==> inputs of job 389 <==
==> flow/design.v (excerpt) <==
module cpu(clk,rst_n, iaddr, instr, wdata, we, addr, re, rdata, hlt);
input clk,rst_n;
input [15:0] instr;				 
input [15:0] rdata; 			 
output we, re; 
output [15:0] iaddr;			 
output [15:0] addr; 
output [15:0] wdata; 
output hlt;						 
wire [11:0] instr_ID_EX;		 
wire [15:0] src0,src1;			 
wire [15:0] dst_EX_DM;			 
wire [15:0] dst_ID_EX;			 
wire [15:0] pc_ID_EX;			 
wire [15:0] pc_EX_DM;			 
wire [15:0] rf_w_data_DM_WB;	 
wire [15:0] p0,p1;				 
wire [3:0] rf_p0_addr;			 
wire [3:0] rf_p1_addr;			 
wire [3:0] rf_dst_addr_DM_WB;	 
wire [2:0] alu_func_ID_EX;		 
wire [1:0] src0sel_ID_EX;		 
wire [1:0] src1sel_ID_EX;		 
wire [2:0] cc_ID_EX;			 
wire [15:0] p0_EX_DM;			 
wire stall_IM_ID,stall_ID_EX,stall_EX_DM;
wire flow_change_ID_EX,zr_EX_DM,br_instr_ID_EX,jmp_imm_ID_EX,jmp_reg_ID_EX,jmp_imm_EX_DM;
wire rf_re0,rf_re1,rf_we_DM_WB,dm_re_EX_DM,dm_we_EX_DM,clk_z_ID_EX,clk_nv_ID_EX;
wire hlt_DM_WB,byp0_EX,byp0_DM,byp1_EX,byp1_DM;
wire ov,zr,neg;
pc iPC(.clk(clk), .rst_n(rst_n), .stall_IM_ID(stall_IM_ID), .pc(iaddr), .dst_ID_EX(dst_ID_EX),
       .pc_ID_EX(pc_ID_EX), .pc_EX_DM(pc_EX_DM), .flow_change_ID_EX(flow_change_ID_EX));
id	iID(.clk(clk), .rst_n(rst_n), .instr(instr), .zr_EX_DM(zr_EX_DM), .br_instr_ID_EX(br_instr_ID_EX),
  ...
Settings: LEC_CHECK=0, CAP_MARGIN=35, CORE_ASPECT_RATIO=0.8, CORE_MARGIN=7, CORE_UTILIZATION=28, MAX_ROUTING_LAYER=met5, SLEW_MARGIN=30; clock period 8.98 ns.
run.sh (not shown) runs the stock make flow with config.mk's settings and CLKGATE_MAP_FILE=.
==> job 5872 (differences from job 389) <==
Settings changed: CAP_MARGIN 35 to 20, CORE_ASPECT_RATIO 0.8 to not set, CORE_MARGIN 7 to 2, CORE_UTILIZATION 28 to 72, CTS_CLUSTER_SIZE set to 32, MAX_ROUTING_LAYER met5 to not set, PLACE_DENSITY set to 0.64, SETUP_SLACK_MARGIN set to 1.15, SLEW_MARGIN 30 to 20.
==> flow/constraint.sdc (replaced) <==
create_clock -name core_clock -period 5.07 [get_ports {clk}]
set_input_delay 1.0140 -clock core_clock [delete_from_list [all_inputs] [get_ports {clk}]]
set_output_delay 1.0140 -clock core_clock [all_outputs]
set_load 0.01 [all_outputs]
==> job 4064 (differences from job 389) <==
Settings changed: ABC_AREA set to 1, CAP_MARGIN 35 to 20, CORE_ASPECT_RATIO 0.8 to not set, CORE_MARGIN 7 to 2, CORE_UTILIZATION 28 to 71, CTS_CLUSTER_DIAMETER set to 231, CTS_CLUSTER_SIZE set to 14, MAX_ROUTING_LAYER met5 to not set, PLACE_DENSITY_LB_ADDON set to 0.19, SETUP_SLACK_MARGIN set to 0.68, SLEW_MARGIN 30 to 20.
==> flow/constraint.sdc (replaced) <==
create_clock -name core_clock -period 4.86 [get_ports {clk}]
set_input_delay 0.9720 -clock core_clock [delete_from_list [all_inputs] [get_ports {clk}]]
set_output_delay 0.9720 -clock core_clock [all_outputs]
set_load 0.01 [all_outputs]
==> comparison table <==
|  | job 5872 | job 4064 | job 389 |
|---|---|---|---|
| Post-synth net total | 2,391 | 2,891 | 2,391 |
| Worst setup SP type | - | flip-flop | flip-flop |
| Post-route met1 wirelength | - | 28,800 um | 41,400 um |
| Number of violations of the max-capacitance limit | - | 0 | 0 |
| Clock slew at reported path FFs | - | 0.06 ns | 0.07 ns |
| Tightest Pin Transition | - | 1.19 ns | 0.971 ns |
| Count of plain and timing-repair buffers | - | 180 | 147 |
| Total of fill cells in the finished design | - | 1,993 | 8,879 |
| Result of the run | did not finish | finished clean | finished clean |
| Failing step | global routing | - | - |
| Synthesis-to-finish area growth | - | 12.4% | 16.2% |
| Launch instance of the worst register-to-register path | - | iID.byp0_DM | iID.byp0_DM |
| Inserted tap cell count | - | 448 | 1,188 |
| Sequential element share of the synthesized area | 0.500 | 0.524 | 0.500 |
| Number of standard cells reported by yosys | 2,339 | 2,839 | 2,339 |
| Accumulated negative setup slack | - | 0 ns | 0 ns |
| Multiplexer share of the synthesized area | 0.140 | 0.000420 | 0.140 |
| Maximum operating frequency | - | 241 MHz | 166 MHz |

---

==> run a: inputs <==
cpu again, from the RTL that the note above started with.
Design cpu, start of the top module:
module cpu(clk,rst_n, iaddr, instr, wdata, we, addr, re, rdata, hlt);
clock: 3.12 ns
lec_check: 0
cap_margin: 20
cell_pad_in_sites_detail_placement: 0
cell_pad_in_sites_global_placement: 0
core_aspect_ratio: 1.57
core_margin: 2
core_utilization: 72
cts_cluster_diameter: 298
cts_cluster_size: 35
gpl_routability_driven: 1
place_density_lb_addon: 0.03
setup_slack_margin: 0.91
slew_margin: 15
tns_end_percent: 5
==> inputs of run b, as changes to run a <==
- CELL_PAD_IN_SITES_DETAIL_PLACEMENT: 0 -> default
- CELL_PAD_IN_SITES_GLOBAL_PLACEMENT: 0 -> default
- CORE_ASPECT_RATIO: 1.57 -> default
- CORE_UTILIZATION: 72 -> 62
- CTS_CLUSTER_DIAMETER: 298 -> default
- CTS_CLUSTER_SIZE: 35 -> default
- GPL_ROUTABILITY_DRIVEN: 1 -> default
- PLACE_DENSITY_LB_ADDON: 0.03 -> default
- SETUP_SLACK_MARGIN: 0.91 -> default
- SLEW_MARGIN: 15 -> 20
- TNS_END_PERCENT: 5 -> default
==> flow/constraint.sdc (replaced) <==
create_clock -name core_clock -period 5.89 [get_ports {clk}]
set_input_delay 1.1780 -clock core_clock [delete_from_list [all_inputs] [get_ports {clk}]]
set_output_delay 1.1780 -clock core_clock [all_outputs]
set_load 0.01 [all_outputs]
==> inputs of run c, as changes to run a <==
- ABC_AREA: default -> 1
- CELL_PAD_IN_SITES_DETAIL_PLACEMENT: 0 -> default
- CELL_PAD_IN_SITES_GLOBAL_PLACEMENT: 0 -> default
- CORE_ASPECT_RATIO: 1.57 -> default
- CTS_CLUSTER_DIAMETER: 298 -> 190
- CTS_CLUSTER_SIZE: 35 -> 15
- GPL_ROUTABILITY_DRIVEN: 1 -> default
- PLACE_DENSITY_LB_ADDON: 0.03 -> 0.2
- SETUP_SLACK_MARGIN: 0.91 -> -0.31
- SLEW_MARGIN: 15 -> 30
- TNS_END_PERCENT: 5 -> default
==> flow/constraint.sdc (replaced) <==
create_clock -name core_clock -period 3.58 [get_ports {clk}]
set_input_delay 0.7160 -clock core_clock [delete_from_list [all_inputs] [get_ports {clk}]]
set_output_delay 0.7160 -clock core_clock [all_outputs]
set_load 0.01 [all_outputs]
==> inputs of run d, as changes to run a <==
- CELL_PAD_IN_SITES_DETAIL_PLACEMENT: 0 -> default
- CELL_PAD_IN_SITES_GLOBAL_PLACEMENT: 0 -> default
- CORE_ASPECT_RATIO: 1.57 -> default
- CORE_UTILIZATION: 72 -> 62
- CTS_CLUSTER_DIAMETER: 298 -> default
- CTS_CLUSTER_SIZE: 35 -> default
- GPL_ROUTABILITY_DRIVEN: 1 -> default
- PLACE_DENSITY_LB_ADDON: 0.03 -> default
- SETUP_SLACK_MARGIN: 0.91 -> default
- SLEW_MARGIN: 15 -> 20
- TNS_END_PERCENT: 5 -> default
==> flow/constraint.sdc (replaced) <==
create_clock -name core_clock -period 4.88 [get_ports {clk}]
set_input_delay 0.9760 -clock core_clock [delete_from_list [all_inputs] [get_ports {clk}]]
set_output_delay 0.9760 -clock core_clock [all_outputs]
set_load 0.01 [all_outputs]
==> comparison <==
- In synthesized area, run d and run b do not differ.
- The highest final cell count belongs to run c, the lowest to run b.
- Against run c, the cell area of run d is higher by 2.9%.
- The highest utilization belongs to run c, the lowest to run b.
- Critical path depth: run b > run d > run c.
- Run a ended with an error in 5_1_grt. Run d finished but failed the layout checks on setup timing. Run b completed with no timing, DRC or antenna violations. Run c finished with setup timing left.
- The highest count of clock-buffer cells in the layout belongs to run c, the lowest to run b.
- The lowest worst hold slack belongs to run c, the highest to run d.
==> figures <==
| quantity | run a | run c | run b | run d |
|---|---|---|---|---|
| Clock skew | - | 0.02720 ns | 0.02941 ns | 0.04567 ns |
| Proportion of final cell area spent on non-clock buffers | - | 10.73% | 5.600% | 8.447% |
| Final max-slew violation count | - | 0 | 0 | 0 |
| Post-place instance area | 0.02966 mm^2 | 0.02644 mm^2 | 0.02667 mm^2 | 0.02754 mm^2 |
| Final routed wirelength across all metal layers | - | 94.92 mm | 95.15 mm | 97.46 mm |
| Layout-to-synthesis area ratio | - | 1.1887x | 1.1334x | 1.1674x |
| Mux cell area share | 13.99% | 0.04201% | 13.99% | 13.99% |
| Combinational gate area | - | 0.009975 mm^2 | 0.01180 mm^2 | 0.01183 mm^2 |
| Cell Rows | 85 | 66 | 73 | 73 |
| Die Width | 152.6 um | 185.9 um | 204.6 um | 204.6 um |
| Height of the chip | 237.3 um | 185.9 um | 204.6 um | 204.6 um |
| Result of the run | did not finish | complete, but fails checks | timing/DRC/antenna clean | complete, but fails checks |
| Last stage reached | 5_1_grt | - | - | - |
| Violated checks | - | setup timing | - | setup timing |
| Worst setup slack after placement | -1.485 ns | -0.4363 ns | 0.4521 ns | -0.1096 ns |
| Worst Hold Endpoint | - | - | iID.dm_we_EX_DM$_DFF_P_ | iPC.pc_ID_EX[8]$_DFF_P_ |
| Maximum single-stage delay on the critical path | - | 0.62 ns | 0.81 ns | 0.61 ns |
| Arr. time, crit path | - | 4.56 ns | 6.00 ns | 5.41 ns |

---

==> lagoon <==
Starting RTL as in the previous note.
Settings: LEC_CHECK=0, CAP_MARGIN=20, CORE_MARGIN=2, CORE_UTILIZATION=70, CTS_CLUSTER_DIAMETER=231, SETUP_SLACK_MARGIN=-0.19, SLEW_MARGIN=20; clock period 2.83 ns.
==> inputs of nickel, as changes to lagoon <==
- ABC_AREA: not set -> 1
- CELL_PAD_IN_SITES_GLOBAL_PLACEMENT: not set -> 2
- CORE_ASPECT_RATIO: not set -> 1.82
- CORE_MARGIN: 2 -> 4
- CORE_UTILIZATION: 70 -> 26
- CTS_CLUSTER_DIAMETER: 231 -> not set
- GPL_TIMING_DRIVEN: not set -> 1
- SETUP_SLACK_MARGIN: -0.19 -> 1.39
- SLEW_MARGIN: 20 -> 30
==> flow/constraint.sdc (replaced) <==
create_clock -name core_clock -period 6.2 [get_ports {clk}]
set_input_delay 1.2400 -clock core_clock [delete_from_list [all_inputs] [get_ports {clk}]]
set_output_delay 1.2400 -clock core_clock [all_outputs]
set_load 0.01 [all_outputs]
==> inputs of tundra, as changes to lagoon <==
- CELL_PAD_IN_SITES_DETAIL_PLACEMENT: not set -> 0
- CORE_ASPECT_RATIO: not set -> 1.7
- CORE_UTILIZATION: 70 -> 34
- CTS_CLUSTER_DIAMETER: 231 -> not set
- GPL_TIMING_DRIVEN: not set -> 1
- MAX_ROUTING_LAYER: not set -> met5
- MIN_ROUTING_LAYER: not set -> met1
- SETUP_SLACK_MARGIN: -0.19 -> -0.23
- SLEW_MARGIN: 20 -> 40
==> flow/constraint.sdc (replaced) <==
create_clock -name core_clock -period 3.88 [get_ports {clk}]
set_input_delay 0.7760 -clock core_clock [delete_from_list [all_inputs] [get_ports {clk}]]
set_output_delay 0.7760 -clock core_clock [all_outputs]
set_load 0.01 [all_outputs]
==> summary of the runs <==
Of nickel and tundra, tundra has the higher first-iteration DRC count (gap about 25%, measured against tundra). Between nickel and tundra, the lower via count is in nickel (gap 6.3%, measured against tundra). lagoon ended with an error in global routing. nickel passed the timing, design-rule and antenna checks. tundra completed and failed the layout checks on negative setup slack. Non-clock buffer count: nickel is lower than tundra (403). Against nickel, the sequential share of layout area of tundra is lower by 7.2 points. Against nickel, the worst setup slack of tundra is lower by 2200 ps. Of tundra and nickel, nickel has the higher count of clock-buffer cells in the layout (gap 3). Against tundra, the design area of nickel is lower by 16%. Between tundra and nickel, the lower core utilization is in nickel (gap 15 points). Between tundra and nickel, the lower clock skew is in tundra (gap 11 ps). Of tundra and nickel, nickel has the higher critical path depth (gap 7).
==> figures <==
metric                                                lagoon                tundra                nickel
Std cell rows                                             69                   129                   149
Largest stage delay, worst path                            -                470 ps                560 ps
Cell area after synthesis                          25000 um2             25000 um2             23800 um2
WL met3                                                    -               8380 um               4290 um
Setup Slack @ Placement                             -1610 ps              -1390 ps               1020 ps
Filler instances                                           -                  6806                  9611
Placeable core region                              35300 um2             72800 um2             90800 um2
Run status                                    did not finish       failed layout checks   finished clean
Last stage reached                            global routing                     -                     -
Reasons for failing layout checks                          -  negative setup slack                     -
Crit path to                                               -         iBRL.zr_EX_DM         iBRL.zr_EX_DM
Number of logged tool warnings                             -                    32                    30
Antenna diodes                                             -                     8                     0
Kind of critical path                                      -  register to register  register to register
Worst flop-to-flop path startpoint                         -           iID.byp0_DM    iID.instr_ID_EX[3]
Combined area of the multi-input logic cells               -             12600 um2              9630 um2
ClkCell Share                                              -                 4.39%                 5.68%
Vias/cell                                                  -                  5.85                  5.07
Xor/xnor share                                         2.21%                 2.21%                 1.73%
Worst endpoint required time                               -               4400 ps               6740 ps
Sequential fraction of total cell area                     -                 37.9%                 45.1%
Chip area                                          37200 um2             75700 um2             96800 um2
WP depth                                                   -                    21                    28
Count of vias placed by the detailed router                -                 22.2k                 20.9k

---

==> inputs of trial 97 <==
Starting RTL as in the previous note.
==> flow/config.mk <==
export PLATFORM = sky130hd
export DESIGN_NAME = cpu
export DESIGN_NICKNAME = cpu
export VERILOG_FILES = /design/flow/design.v
export SDC_FILE = /design/flow/constraint.sdc
export NUM_CORES = 4
export LEC_CHECK = 0
export ABC_AREA = 1
export CAP_MARGIN = 20
export CORE_MARGIN = 2
export CORE_UTILIZATION = 70
export CTS_CLUSTER_DIAMETER = 231
export CTS_CLUSTER_SIZE = 14
export PLACE_DENSITY_LB_ADDON = 0.19
export SETUP_SLACK_MARGIN = 0.97
export SLEW_MARGIN = 20
==> flow/constraint.sdc <==
create_clock -name core_clock -period 3.38 [get_ports {clk}]
set_input_delay 0.6760 -clock core_clock [delete_from_list [all_inputs] [get_ports {clk}]]
set_output_delay 0.6760 -clock core_clock [all_outputs]
set_load 0.01 [all_outputs]
==> trial 91 (differences from trial 97) <==
==> flow/config.mk (replaced) <==
export PLATFORM = sky130hd
export DESIGN_NAME = cpu
export DESIGN_NICKNAME = cpu
export VERILOG_FILES = /design/flow/design.v
export SDC_FILE = /design/flow/constraint.sdc
export NUM_CORES = 4
export LEC_CHECK = 0
export CAP_MARGIN = 20
export CELL_PAD_IN_SITES_GLOBAL_PLACEMENT = 2
export CORE_MARGIN = 6
export CORE_UTILIZATION = 26
export GPL_TIMING_DRIVEN = 0
export SETUP_SLACK_MARGIN = 1.39
export SLEW_MARGIN = 20
==> flow/constraint.sdc (replaced) <==
create_clock -name core_clock -period 6.2 [get_ports {clk}]
set_input_delay 1.2400 -clock core_clock [delete_from_list [all_inputs] [get_ports {clk}]]
set_output_delay 1.2400 -clock core_clock [all_outputs]
set_load 0.01 [all_outputs]
==> notes <==
Trial 97 never finished: it broke off in global routing on GRT-0116. Trial 91 completed without violations.
Of trial 91 and trial 97, trial 97 has the higher synthesized cell count (gap about 18%, measured against trial 97).
Die area: trial 97 is lower than trial 91 (66%).
Synthesized area: trial 91 is higher than trial 97 (4.7%).
